==> flow/design.v (excerpt) <==
module processing_fsm(clock, reset, start_signal, size, done, 
                            buf_0_write_en, buf_1_write_en, error_buf_write_en,
                            buf_0_w_data, buf_1_w_data, error_mem_w_data,
                            buf_0_r_data, buf_1_r_data, error_mem_r_data,
                            buf_0_addr, buf_1_addr, error_mem_addr, buf_sel);
Size: roughly 250 flip-flops, about 120 I/O pins, ~0.023 mm^2 of cells after synthesis.
Settings: LEC_CHECK=0, CAP_MARGIN=20, CORE_MARGIN=2, CORE_UTILIZATION=72, CTS_CLUSTER_DIAMETER=355, HOLD_SLACK_MARGIN=0.29, PLACE_DENSITY=0.79, SETUP_SLACK_MARGIN=-0.42, SLEW_MARGIN=20; clock period 4.19 ns.
run.sh (not shown) runs the stock make flow with config.mk's settings and CLKGATE_MAP_FILE=.
The first run ran to the end with violations: negative setup slack.
Rerun with:
- ABC_AREA: default -> 1
- CTS_CLUSTER_DIAMETER: 355 -> default
- HOLD_SLACK_MARGIN: 0.29 -> default
- PLACE_DENSITY: 0.79 -> 0.36
- SETUP_SLACK_MARGIN: -0.42 -> default
- TNS_END_PERCENT: default -> 10
- clock period: 4.19 -> 3.08 ns (I/O delays scaled with it)
What happened:
- Now the flow completed and failed the layout checks on negative hold slack, negative setup slack
- non-clock buffer count is higher by 104
- synthesized cell count is higher by 26%
- cell area is higher by 5.7%
- register-to-register slack got worse by 0.74 ns
- clock-buffer cell count is lower by 5
- final cell count is higher by 27%
- die size is higher by 1.7%
- core utilization is higher by 2.8 points
Rerun with:
- ABC_AREA: 1 -> 0
- CORE_ASPECT_RATIO: default -> 1.98
- CTS_CLUSTER_DIAMETER: default -> 367
- CTS_CLUSTER_SIZE: default -> 96
Effect: With this change the flow failed in global routing; die size goes down by 1.4%; synthesized cell count drops by 21%; synthesized area shrinks by 1.7%.


build 2:
Starting RTL as in the previous note.
## processing_fsm
module processing_fsm(clock, reset, start_signal, size, done, 
                            buf_0_write_en, buf_1_write_en, error_buf_write_en,
                            buf_0_w_data, buf_1_w_data, error_mem_w_data,
                            buf_0_r_data, buf_1_r_data, error_mem_r_data,
                            buf_0_addr, buf_1_addr, error_mem_addr, buf_sel);
clock: 7.0 ns
lec_check: 0
abc_area: 1
cap_margin: 40
cell_pad_in_sites_detail_placement: 1
core_margin: 2
core_utilization: 23
cts_cluster_size: 89
max_routing_layer: met4
slew_margin: 20
What build 54 does differently from build 2 at the input level:
# build 2
export LEC_CHECK = 0
export ABC_AREA = 1
export CAP_MARGIN = 40
export CELL_PAD_IN_SITES_DETAIL_PLACEMENT = 1
export CORE_MARGIN = 2
export CORE_UTILIZATION = 23
export CTS_CLUSTER_SIZE = 89
export MAX_ROUTING_LAYER = met4
export SLEW_MARGIN = 20
create_clock -name core_clock -period 7.0 [get_ports {clock}]
# build 54
export LEC_CHECK = 0
export CAP_MARGIN = 20
export CORE_MARGIN = 2
export CORE_UTILIZATION = 68
export SLEW_MARGIN = 20
create_clock -name core_clock -period 5.52 [get_ports {clock}]
Notes after the runs:
- Compared with build 2, build 54 shows a lower maximum clock skew at final layout.
- Build 54 vs. build 2: met1 capacity usage during global routing now sits higher, count of clock-buffer cells in the layout fell about 15%, relative slew slack lower.
- Measured against build 54, the instance area at placement of build 2 comes out at 1.06 times the reference value.
- Build 54 vs build 2, instance count: build 54 lower
- Diff build 2 -> build 54: number of buffers inserted during clock tree synthesis shows a reduction of about 10%, fmax moved down.
- Cell area is higher on build 2
--- input diff build 54..build 86 ---
# build 54
export LEC_CHECK = 0
export CAP_MARGIN = 20
export CORE_MARGIN = 2
export CORE_UTILIZATION = 68
export SLEW_MARGIN = 20
create_clock -name core_clock -period 5.52 [get_ports {clock}]
# build 86
export LEC_CHECK = 0
export CAP_MARGIN = 20
export CORE_MARGIN = 2
export CORE_UTILIZATION = 58
export CTS_CLUSTER_DIAMETER = 374
export SLEW_MARGIN = 20
export TNS_END_PERCENT = 15
create_clock -name core_clock -period 5.0 [get_ports {clock}]
Results
Delta (build 86 minus build 54): data-path buffer share of cell area in the final layout climbed 1.2 points, instance area after placement climbed 1.7%, number of post-CTS setup repair buffers climbed 1.
Signal arrival time at the worst endpoint: lower on build 86
Against build 54, build 86 comes in 32% higher on non-clock buffer count.
--- input diff build 86..build 38 ---
# build 86
export LEC_CHECK = 0
export CAP_MARGIN = 20
export CORE_MARGIN = 2
export CORE_UTILIZATION = 58
export CTS_CLUSTER_DIAMETER = 374
export SLEW_MARGIN = 20
export TNS_END_PERCENT = 15
create_clock -name core_clock -period 5.0 [get_ports {clock}]
# build 38
export LEC_CHECK = 0
export CAP_MARGIN = 20
export CORE_MARGIN = 2
export CORE_UTILIZATION = 72
export PLACE_DENSITY = 0.79
export SETUP_SLACK_MARGIN = -0.42
export SLEW_MARGIN = 20
create_clock -name core_clock -period 4.24 [get_ports {clock}]
## What came out
Status build 38: flow complete, layout not clean - negative setup slack
Placeable core region shrinks by more than 10% when moving from build 86 to build 38.
Build 38 vs build 86 on final wirelength: build 38 is the higher one.
Per the comparison of build 38 with build 86, cell area went up by 630 µm².
On build 38: final critical-path share of the clock period is 16 points higher than what build 86 gave.
Build 38: area added between synthesis and finish 2.7 points above build 86
Between build 38 and build 86, the flop share of the area is lower for build 38.


processing_fsm again, from the RTL that the note above started with.
// processing_fsm
module processing_fsm(clock, reset, start_signal, size, done, 
                            buf_0_write_en, buf_1_write_en, error_buf_write_en,
                            buf_0_w_data, buf_1_w_data, error_mem_w_data,
                            buf_0_r_data, buf_1_r_data, error_mem_r_data,
                            buf_0_addr, buf_1_addr, error_mem_addr, buf_sel);
    input clock;
    input reset;
    input start_signal;
    input size;
    output reg done;
    output reg buf_0_write_en;
    output reg buf_1_write_en;
    output error_buf_write_en; 
    output reg [7:0] buf_0_w_data;
    output reg [7:0] buf_1_w_data;
    output [15:0] error_mem_w_data; 
    input  [7:0] buf_0_r_data;
    input  [7:0] buf_1_r_data;
    input  [15:0] error_mem_r_data; 
    output reg [15:0] buf_0_addr;
    output reg [15:0] buf_1_addr;
    output reg [15:0] error_mem_addr; 
    output reg buf_sel;
    assign error_buf_write_en = 1'b0;
    assign error_mem_w_data = 16'b0;
    parameter PIXEL_OFFSET = 1'b1, LINE_OFFSET = 9'd256, LINE_MAX = 8'd239, PIXELS_PER_LINE = 9'd256;
    parameter MAX_ADDRESS = 18'd61439;
  ...
clock: 3.96 ns
lec_check: 0
cap_margin: 20
cell_pad_in_sites_detail_placement: 0
core_margin: 8
core_utilization: 62
cts_cluster_diameter: 391
gpl_routability_driven: 1
gpl_timing_driven: 0
max_routing_layer: met4
min_routing_layer: met2
place_density_lb_addon: 0.17
setup_slack_margin: 0.09
slew_margin: 20
tns_end_percent: 10
The baseline produced a layout that fails on setup timing.
==> next run, changes <==
ABC_AREA = 1   (was not set)
CELL_PAD_IN_SITES_DETAIL_PLACEMENT = not set   (was 0)
CORE_MARGIN = 2   (was 8)
CORE_UTILIZATION = 72   (was 62)
CTS_CLUSTER_DIAMETER = not set   (was 391)
GPL_ROUTABILITY_DRIVEN = not set   (was 1)
GPL_TIMING_DRIVEN = not set   (was 0)
MAX_ROUTING_LAYER = not set   (was met4)
MIN_ROUTING_LAYER = not set   (was met2)
PLACE_DENSITY = 0.42   (was not set)
PLACE_DENSITY_LB_ADDON = not set   (was 0.17)
SETUP_SLACK_MARGIN = not set   (was 0.09)
TNS_END_PERCENT = not set   (was 10)
clock period = 4.59 ns   (was 3.96 ns; I/O delays follow)
Effect: The new run produced a layout that fails on setup timing; non-clock buffer count is lower by 89; synthesized area is higher by about 1.7%; final cell count is higher by about 17%.
==> next run, changes <==
CAP_MARGIN = 0   (was 20)
CTS_CLUSTER_SIZE = 10   (was not set)
SETUP_SLACK_MARGIN = 0.37   (was not set)
TNS_END_PERCENT = 20   (was not set)
Now the flow produced a clean layout.
Area after synthesis stays the same.
Register-to-register slack improves by 0.17 ns.
Wire length is lower by 4.3%.
Clock skew grows by 0.0032 ns.


## onyx
Starting RTL as in the previous note.
clock: 4.56 ns
lec_check: 0
cap_margin: 20
core_margin: 2
core_utilization: 72
gpl_timing_driven: 1
max_routing_layer: met5
min_routing_layer: met1
place_density: 0.78
setup_slack_margin: 0.09
slew_margin: 20
tns_end_percent: 100
| onyx | all stages done | FAIL | negative setup slack |
Input changes introduced in indigo (baseline for comparison: onyx):
# onyx
export LEC_CHECK = 0
export CAP_MARGIN = 20
export CORE_MARGIN = 2
export CORE_UTILIZATION = 72
export GPL_TIMING_DRIVEN = 1
export MAX_ROUTING_LAYER = met5
export MIN_ROUTING_LAYER = met1
export PLACE_DENSITY = 0.78
export SETUP_SLACK_MARGIN = 0.09
export SLEW_MARGIN = 20
export TNS_END_PERCENT = 100
create_clock -name core_clock -period 4.56 [get_ports {clock}]
# indigo
export LEC_CHECK = 0
export ABC_AREA = 1
export CAP_MARGIN = 0
export CORE_ASPECT_RATIO = 0.92
export CORE_MARGIN = 2
export CORE_UTILIZATION = 72
export CTS_CLUSTER_DIAMETER = 42
export GPL_TIMING_DRIVEN = 1
export MAX_ROUTING_LAYER = met5
export MIN_ROUTING_LAYER = met1
export PLACE_DENSITY_LB_ADDON = 0.27
export SETUP_SLACK_MARGIN = 0.09
export SLEW_MARGIN = 20
export TNS_END_PERCENT = 70
create_clock -name core_clock -period 4.34 [get_ports {clock}]
[summary]
Final checks on indigo, whose flow otherwise completed, came back failing, citing negative setup slack.
Diff onyx -> indigo: detailed-route wire length rose by about 27%; tally of filler cells in the layout has increased; synthesized cell count rose 622.
Diff onyx and indigo: number of clock buffers in the layout lower in onyx
Relative to onyx, design area increased by about 3% in indigo.
Re count of placed standard cells including taps: onyx and indigo aren't equal, and the higher value belongs to indigo.
indigo vs. onyx: period utilization has increased; row count has decreased.
Relative to indigo, the following input files were edited for pepper:
# indigo
export LEC_CHECK = 0
export ABC_AREA = 1
export CAP_MARGIN = 0
export CORE_ASPECT_RATIO = 0.92
export CORE_MARGIN = 2
export CORE_UTILIZATION = 72
export CTS_CLUSTER_DIAMETER = 42
export GPL_TIMING_DRIVEN = 1
export MAX_ROUTING_LAYER = met5
export MIN_ROUTING_LAYER = met1
export PLACE_DENSITY_LB_ADDON = 0.27
export SETUP_SLACK_MARGIN = 0.09
export SLEW_MARGIN = 20
export TNS_END_PERCENT = 70
create_clock -name core_clock -period 4.34 [get_ports {clock}]
# pepper
export LEC_CHECK = 0
export CAP_MARGIN = 20
export CORE_MARGIN = 2
export CORE_UTILIZATION = 72
export SLEW_MARGIN = 20
export TNS_END_PERCENT = 10
create_clock -name core_clock -period 4.07 [get_ports {clock}]
### Flow results
- Every stage of pepper finished as expected; the final checks, on the other hand, flagged negative setup slack, which means the layout fails.
- Comparing pepper and indigo, the lower design area is on pepper.
- Delta (pepper minus indigo): sequential share of layout area +0.23 points; overall chip area -560 sq um.


== run 1 ==
Starting RTL as in the previous note.
==> flow/config.mk <==
export PLATFORM = sky130hd
export DESIGN_NAME = processing_fsm
export DESIGN_NICKNAME = processing_fsm
export VERILOG_FILES = /design/flow/design.v
export SDC_FILE = /design/flow/constraint.sdc
export NUM_CORES = 4
export LEC_CHECK = 0
export ABC_AREA = 1
export CAP_MARGIN = 0
export CORE_MARGIN = 2
export CORE_UTILIZATION = 72
export CTS_CLUSTER_SIZE = 10
export HOLD_SLACK_MARGIN = 0.29
export PLACE_DENSITY = 0.42
export SETUP_SLACK_MARGIN = 0.37
export SLEW_MARGIN = 20
export TNS_END_PERCENT = 20
==> flow/constraint.sdc <==
create_clock -name core_clock -period 4.59 [get_ports {clock}]
set_input_delay 0.9180 -clock core_clock [delete_from_list [all_inputs] [get_ports {clock}]]
set_output_delay 0.9180 -clock core_clock [all_outputs]
set_load 0.01 [all_outputs]
> inputs changed (run 1 -> run 2)
- HOLD_SLACK_MARGIN removed (was 0.29)
- CORE_UTILIZATION changed from 72 to 40
- ABC_AREA removed (was 1)
- PLACE_DENSITY removed (was 0.42)
- CAP_MARGIN changed from 0 to 20
- SETUP_SLACK_MARGIN removed (was 0.37)
- CTS_CLUSTER_SIZE removed (was 10)
- TNS_END_PERCENT removed (was 20)
- the clock period (ns, I/O delays scaled along) changed from 4.59 to 5.51
==> results <==
- Looking at the reports, run 2 completed the entire flow and the layout it produced met the timing, DRC and antenna checks.
- Compared with run 1, in run 2 final-layout clock buffer total dropped 11%, measured slew at the worst slew-check pin climbed 0.14 ns, post-route fraction of the period consumed by the critical path dropped 1.4 points.
- Summary of run 2 over run 1: initial antenna violation count shows a reduction of 2; area occupied by multi-input gates increased 0.62%.
- Summary — area share of xor/xnor cells in the synthesized design, run 2 relative to run 1: higher, by 2.9 points.
- Summary of run 2 over run 1: required time of the worst setup path rose by 0.89 ns; area growth from synthesis to layout fell by 0.52 points; number of max-slew violations in the final report stayed essentially flat.
### run 2 -> run 3
- TNS_END_PERCENT newly set to 15
- CORE_UTILIZATION changed from 40 to 58
- CTS_CLUSTER_DIAMETER newly set to 40
- the clock period (ns, I/O delays scaled along) changed from 5.51 to 5.0
## What came out
Run 3 | stages: all done | timing, DRC, antenna: all pass. [compare] base=run 2 new=run 3: detail-routed via count per cell now larger. Summary of run 3 over run 2: worst-case setup margin in the final layout decreased 0.11 ns; wire length on met2 decreased about 4.4%; die area decreased 31%; highest clock rate increased 16 MHz; minimum clock period decreased 0.40 ns.


processing_fsm again, from the RTL that the note above started with.
export LEC_CHECK = 0
export ABC_AREA = 1
export CAP_MARGIN = 0
export CORE_ASPECT_RATIO = 0.92
export CORE_MARGIN = 2
export CORE_UTILIZATION = 72
export CTS_CLUSTER_DIAMETER = 42
export GPL_TIMING_DRIVEN = 1
export HOLD_SLACK_MARGIN = -0.09
export MAX_ROUTING_LAYER = met5
export MIN_ROUTING_LAYER = met1
export PLACE_DENSITY = 0.36
export SETUP_SLACK_MARGIN = 0.09
export SLEW_MARGIN = 25
export TNS_END_PERCENT = 5
create_clock -name core_clock -period 4.34 [get_ports {clock}]
The starting point produced a layout that fails on negative setup slack.
Edit:
--- a/flow/config.mk
+++ b/flow/config.mk
@@ -8,3 +8 @@
-export ABC_AREA = 1
-export CAP_MARGIN = 0
-export CORE_ASPECT_RATIO = 0.92
+export CAP_MARGIN = 20
@@ -12,2 +10 @@
-export CORE_UTILIZATION = 72
-export CTS_CLUSTER_DIAMETER = 42
+export CORE_UTILIZATION = 70
@@ -15 +11,0 @@
-export HOLD_SLACK_MARGIN = -0.09
@@ -18 +14 @@
-export PLACE_DENSITY = 0.36
+export PLACE_DENSITY_LB_ADDON = 0.19
@@ -20 +16 @@
-export SLEW_MARGIN = 25
+export SLEW_MARGIN = 20
==> flow/constraint.sdc (replaced) <==
create_clock -name core_clock -period 4.56 [get_ports {clock}]
set_input_delay 0.9120 -clock core_clock [delete_from_list [all_inputs] [get_ports {clock}]]
set_output_delay 0.9120 -clock core_clock [all_outputs]
set_load 0.01 [all_outputs]
After rerunning: The new run ran to the end with violations: negative setup slack; first-iteration DRC count decreases by well over a third; worst hold slack improved by 91 ps; clock skew decreases by 6.9 ps; design area decreases by a few percent; setup slack improved by 43 ps.
